== lane 1 ==
==> flow/design.v (excerpt) <==
module Cfu (
    input               cmd_valid,
    output              cmd_ready,
    input      [9:0]    cmd_payload_function_id,
    input      [31:0]   cmd_payload_inputs_0,
    input      [31:0]   cmd_payload_inputs_1,
    output reg          rsp_valid,
    input               rsp_ready,
    output reg [31:0]   rsp_payload_outputs_0,
    input               reset,
    input               clk
);
Size in the first run: roughly 1500 cells after synthesis, ~33 flip-flops, ~110 I/O pins, ~14000 sq um of cells after synthesis.
export LEC_CHECK = 0
export ABC_AREA = 0
export CAP_MARGIN = 20
export CELL_PAD_IN_SITES_DETAIL_PLACEMENT = 1
export CELL_PAD_IN_SITES_GLOBAL_PLACEMENT = 0
export CORE_ASPECT_RATIO = 0.89
export CORE_MARGIN = 9
export CORE_UTILIZATION = 44
export CTS_CLUSTER_DIAMETER = 174
export CTS_CLUSTER_SIZE = 30
export GPL_TIMING_DRIVEN = 0
export MAX_ROUTING_LAYER = met5
export MIN_ROUTING_LAYER = met2
export SETUP_SLACK_MARGIN = -0.59
export SLEW_MARGIN = 10
export TNS_END_PERCENT = 25
create_clock -name core_clock -period 6.99 [get_ports {clk}]
run.sh (not shown) runs the stock make flow with config.mk's settings and CLKGATE_MAP_FILE=.
Lane 1: flow complete, layout not clean; failing: negative setup slack
--- input diff lane 1..lane 2 ---
- SLEW_MARGIN: 10 -> 30
- CELL_PAD_IN_SITES_GLOBAL_PLACEMENT: 0 -> unset
- ABC_AREA: 0 -> 1
- CORE_ASPECT_RATIO: 0.89 -> 0.75
- GPL_TIMING_DRIVEN: 0 -> unset
- CTS_CLUSTER_DIAMETER: 174 -> unset
- CELL_PAD_IN_SITES_DETAIL_PLACEMENT: 1 -> 2
- the clock period (ns, I/O delays scaled along): 6.99 -> 12.0
--- outcome ---
Lane 2 | ERROR | global routing (5_1_grt). Changes observed in lane 2 relative to lane 1: number of port buffers comparable; number of buffers inserted by post-CTS setup repair now smaller. From lane 1 to lane 2 the numbers moved as follows: vertical die size lost about 4%, die size went up by 7.8%, share of synthesized cell area in and, or, nand and nor gates up 3.8 points, area after detailed placement saw an increase. Synthesized cell count in lane 2 is 32% above lane 1. Compared with lane 1, in lane 2 number of levels in the clock H-tree neither gained nor lost much; synthesized chip area reported by yosys picked up an extra 1200 sq um; die extent in x picked up an extra 12%. Of the two candidates, lane 1 has the better synthesized area and lane 2 the worse one.
Setup changes, lane 2 to lane 3
- CELL_PAD_IN_SITES_DETAIL_PLACEMENT: 2 -> unset
- CORE_UTILIZATION: 44 -> 65
- CORE_MARGIN: 9 -> 2
- PLACE_DENSITY_LB_ADDON: unset -> 0.29
- MAX_ROUTING_LAYER: met5 -> unset
- CORE_ASPECT_RATIO: 0.75 -> 0.5
- TNS_END_PERCENT: 25 -> unset
- CTS_CLUSTER_SIZE: 30 -> unset
- SLEW_MARGIN: 30 -> 20
- ABC_AREA: 1 -> unset
- SETUP_SLACK_MARGIN: -0.59 -> unset
- MIN_ROUTING_LAYER: met2 -> unset
[summary]
- Lane 3 reached the end of the flow, and the finished layout is clean on the timing, DRC and antenna checks.
- [compare] base=lane 2 new=lane 3: cell area after synthesis went down by 7.8%; synthesized cell count decreased by 24% relative to the old numbers.
- Count of standard-cell rows ended up about 36% lower on lane 3 than on lane 2.
- Comparing share of the yosys chip area belonging to registers for lane 2 and lane 3, the smaller number came from lane 2.
- When the final numbers for lane 2 and lane 3 were put side by side, the setup slack at placement turned out to be smaller in lane 2.
Input changes introduced in lane 4 (baseline for comparison: lane 3):
- MAX_ROUTING_LAYER newly set to met5
- ABC_AREA newly set to 1
- CELL_PAD_IN_SITES_DETAIL_PLACEMENT newly set to 2
- CORE_UTILIZATION changed from 65 to 44
- SETUP_SLACK_MARGIN newly set to -0.59
- TNS_END_PERCENT newly set to 85
- CORE_ASPECT_RATIO removed (was 0.5)
- PLACE_DENSITY_LB_ADDON removed (was 0.29)
Findings:
Layout checks on lane 4: not met. Flow itself completed; violations: negative setup slack.
Setup slack in lane 4 is smaller than in lane 3.
In lane 4, required arrival time at the worst endpoint is higher than in lane 3.
Floorplan die height: lane 4 > lane 3
Where global-route wire length before repair is concerned, lane 3 is better than lane 4.
In lane 4 the initial antenna violation count turned out 14 higher than in lane 3.

========
Setup of run 1:
Starting RTL as in the previous note.
clock: 9.86 ns
lec_check: 0
cap_margin: 20
core_margin: 2
core_utilization: 71
cts_cluster_diameter: 25
cts_cluster_size: 37
hold_slack_margin: -0.08
place_density: 0.38
setup_slack_margin: 1.19
slew_margin: 20
tns_end_percent: 5
Final checks on run 1, whose flow otherwise completed, came back failing, citing setup timing.
--- input diff run 1..run 2 ---
# run 1
export LEC_CHECK = 0
export CAP_MARGIN = 20
export CORE_MARGIN = 2
export CORE_UTILIZATION = 71
export CTS_CLUSTER_DIAMETER = 25
export CTS_CLUSTER_SIZE = 37
export HOLD_SLACK_MARGIN = -0.08
export PLACE_DENSITY = 0.38
export SETUP_SLACK_MARGIN = 1.19
export SLEW_MARGIN = 20
export TNS_END_PERCENT = 5
create_clock -name core_clock -period 9.86 [get_ports {clk}]
# run 2
export LEC_CHECK = 0
export CAP_MARGIN = 20
export CORE_MARGIN = 2
export CORE_UTILIZATION = 41
export SLEW_MARGIN = 20
create_clock -name core_clock -period 11.6 [get_ports {clk}]
## What came out
Run 2 ended with every stage complete and zero timing, DRC or antenna violations. Diff run 1 -> run 2 | routed wire length | decrease of about 30%. What run 1 reported for depth of the critical timing path with buffers and inverters included has to be multiplied by 0.882 to get the figure for run 2. Higher first-iteration DRC count goes to run 1 over run 2. Worst setup slack for run 2 is higher than for run 1. Number of tap cells inserted ended up 188 higher on run 2 than on run 1. Run 2 has post-layout instance area below what run 1 had. On clock tree skew after final layout, run 1 tracks run 2 almost exactly.
For run 3, these inputs were changed with respect to run 2:
# run 2
export LEC_CHECK = 0
export CAP_MARGIN = 20
export CORE_MARGIN = 2
export CORE_UTILIZATION = 41
export SLEW_MARGIN = 20
create_clock -name core_clock -period 11.6 [get_ports {clk}]
# run 3
export LEC_CHECK = 0
export CAP_MARGIN = 20
export CORE_MARGIN = 2
export CORE_UTILIZATION = 40
export SLEW_MARGIN = 20
create_clock -name core_clock -period 12.0 [get_ports {clk}]
### Flow results
- Looking at run 2 and run 3, the detailed-route via count is a wash.
- Compared with run 2, run 3 shows a higher pre-CTS worst setup slack.
- Compared with run 2, run 3 shows a lower clock network area share.
- Run 3: area growth from synthesis to layout 0.96 points below run 2
- Going from run 2 to run 3, number of placement rows went up by 1.5%; worst setup slack went up by 200 ps.
- The die size of run 3 exceeds that of run 2 by about 2.4%.
#### Input delta (run 4 over run 3)
# run 3
export LEC_CHECK = 0
export CAP_MARGIN = 20
export CORE_MARGIN = 2
export CORE_UTILIZATION = 40
export SLEW_MARGIN = 20
create_clock -name core_clock -period 12.0 [get_ports {clk}]
# run 4
export LEC_CHECK = 0
export CAP_MARGIN = 20
export CORE_MARGIN = 2
export CORE_UTILIZATION = 42
export MAX_ROUTING_LAYER = met4
export SLEW_MARGIN = 20
create_clock -name core_clock -period 12.0 [get_ports {clk}]
==> comparison <==
Against run 3, routed wire length on met3 in run 4 fell by more than 10%. From run 3 to run 4 the numbers moved as follows: total of plain and repair buffers excluding clock buffers neither gained nor lost much, cell count moved down, die height decreased 4.5 um, maximum operating frequency stayed essentially flat. The setup slack after layout number comes out higher for run 3 vs run 4. Between run 3 and run 4, the flow reports global-route wire length before repair decreasing by a few percent. Initial cell density of the core is lower on run 3. On summed area of non-filler cells in the final layout, run 4 and run 3 are neck and neck.
diff inputs: run 4 => run 5
# run 4
export LEC_CHECK = 0
export CAP_MARGIN = 20
export CORE_MARGIN = 2
export CORE_UTILIZATION = 42
export MAX_ROUTING_LAYER = met4
export SLEW_MARGIN = 20
create_clock -name core_clock -period 12.0 [get_ports {clk}]
# run 5
export LEC_CHECK = 0
export CAP_MARGIN = 20
export CELL_PAD_IN_SITES_DETAIL_PLACEMENT = 1
export CORE_MARGIN = 2
export CORE_UTILIZATION = 22
export CTS_CLUSTER_SIZE = 98
export GPL_TIMING_DRIVEN = 1
export HOLD_SLACK_MARGIN = 0.23
export MAX_ROUTING_LAYER = met5
export MIN_ROUTING_LAYER = met2
export SLEW_MARGIN = 20
create_clock -name core_clock -period 12.0 [get_ports {clk}]
### Flow results
A destination of the critical timing path of rsp_payload_outputs_0[31]$_SDFFE_PP0P_ is what run 5 shows, while rsp_payload_outputs_0[30]$_SDFFE_PP0P_ belongs to run 4. In the flow results for run 5 and run 4, the first-pass GRT wire length is larger on run 5. Reported for run 5 and run 4, number of pins exceeding their max-slew limit in the final report turned out identical to the last digit. Run 4 → run 5: length of routed met3 wiring went up, share of the final layout cell area in sequential cells went down.
Relative to run 5, the following input files were edited for run 6:
# run 5
export LEC_CHECK = 0
export CAP_MARGIN = 20
export CELL_PAD_IN_SITES_DETAIL_PLACEMENT = 1
export CORE_MARGIN = 2
export CORE_UTILIZATION = 22
export CTS_CLUSTER_SIZE = 98
export GPL_TIMING_DRIVEN = 1
export HOLD_SLACK_MARGIN = 0.23
export MAX_ROUTING_LAYER = met5
export MIN_ROUTING_LAYER = met2
export SLEW_MARGIN = 20
create_clock -name core_clock -period 12.0 [get_ports {clk}]
# run 6
export LEC_CHECK = 0
export CAP_MARGIN = 20
export CORE_MARGIN = 2
export CORE_UTILIZATION = 25
export CTS_CLUSTER_DIAMETER = 292
export CTS_CLUSTER_SIZE = 99
export PLACE_DENSITY = 0.88
export SLEW_MARGIN = 20
create_clock -name core_clock -period 12.0 [get_ports {clk}]
### Flow results
- Run 6 ran to completion and came out clean on the timing, DRC and antenna checks.
- Top layer reached by signal wires = met5: run 6; top layer reached by signal wires = met4: run 5
- Run 6 reports its end point of the critical path as rsp_payload_outputs_0[30]$_SDFFE_PP0P_ while run 5 reports rsp_payload_outputs_0[31]$_SDFFE_PP0P_.
- Number of vias per cell (run 6 vs. run 5) decreases by more than 10%
- Run 6 ends up with lower area growth from synthesis to layout than run 5 does.
- Delta(placed instance count, run 6 - run 5) < 0
- The run showing the smaller count of plain and timing-repair buffers is run 6.
- Looking at core utilization, run 6 sits 2.9 points above run 5.
- As far as number of max-slew violations in the final report is concerned, run 6 and run 5 perform about the same.
- Fmax: run 6 above run 5
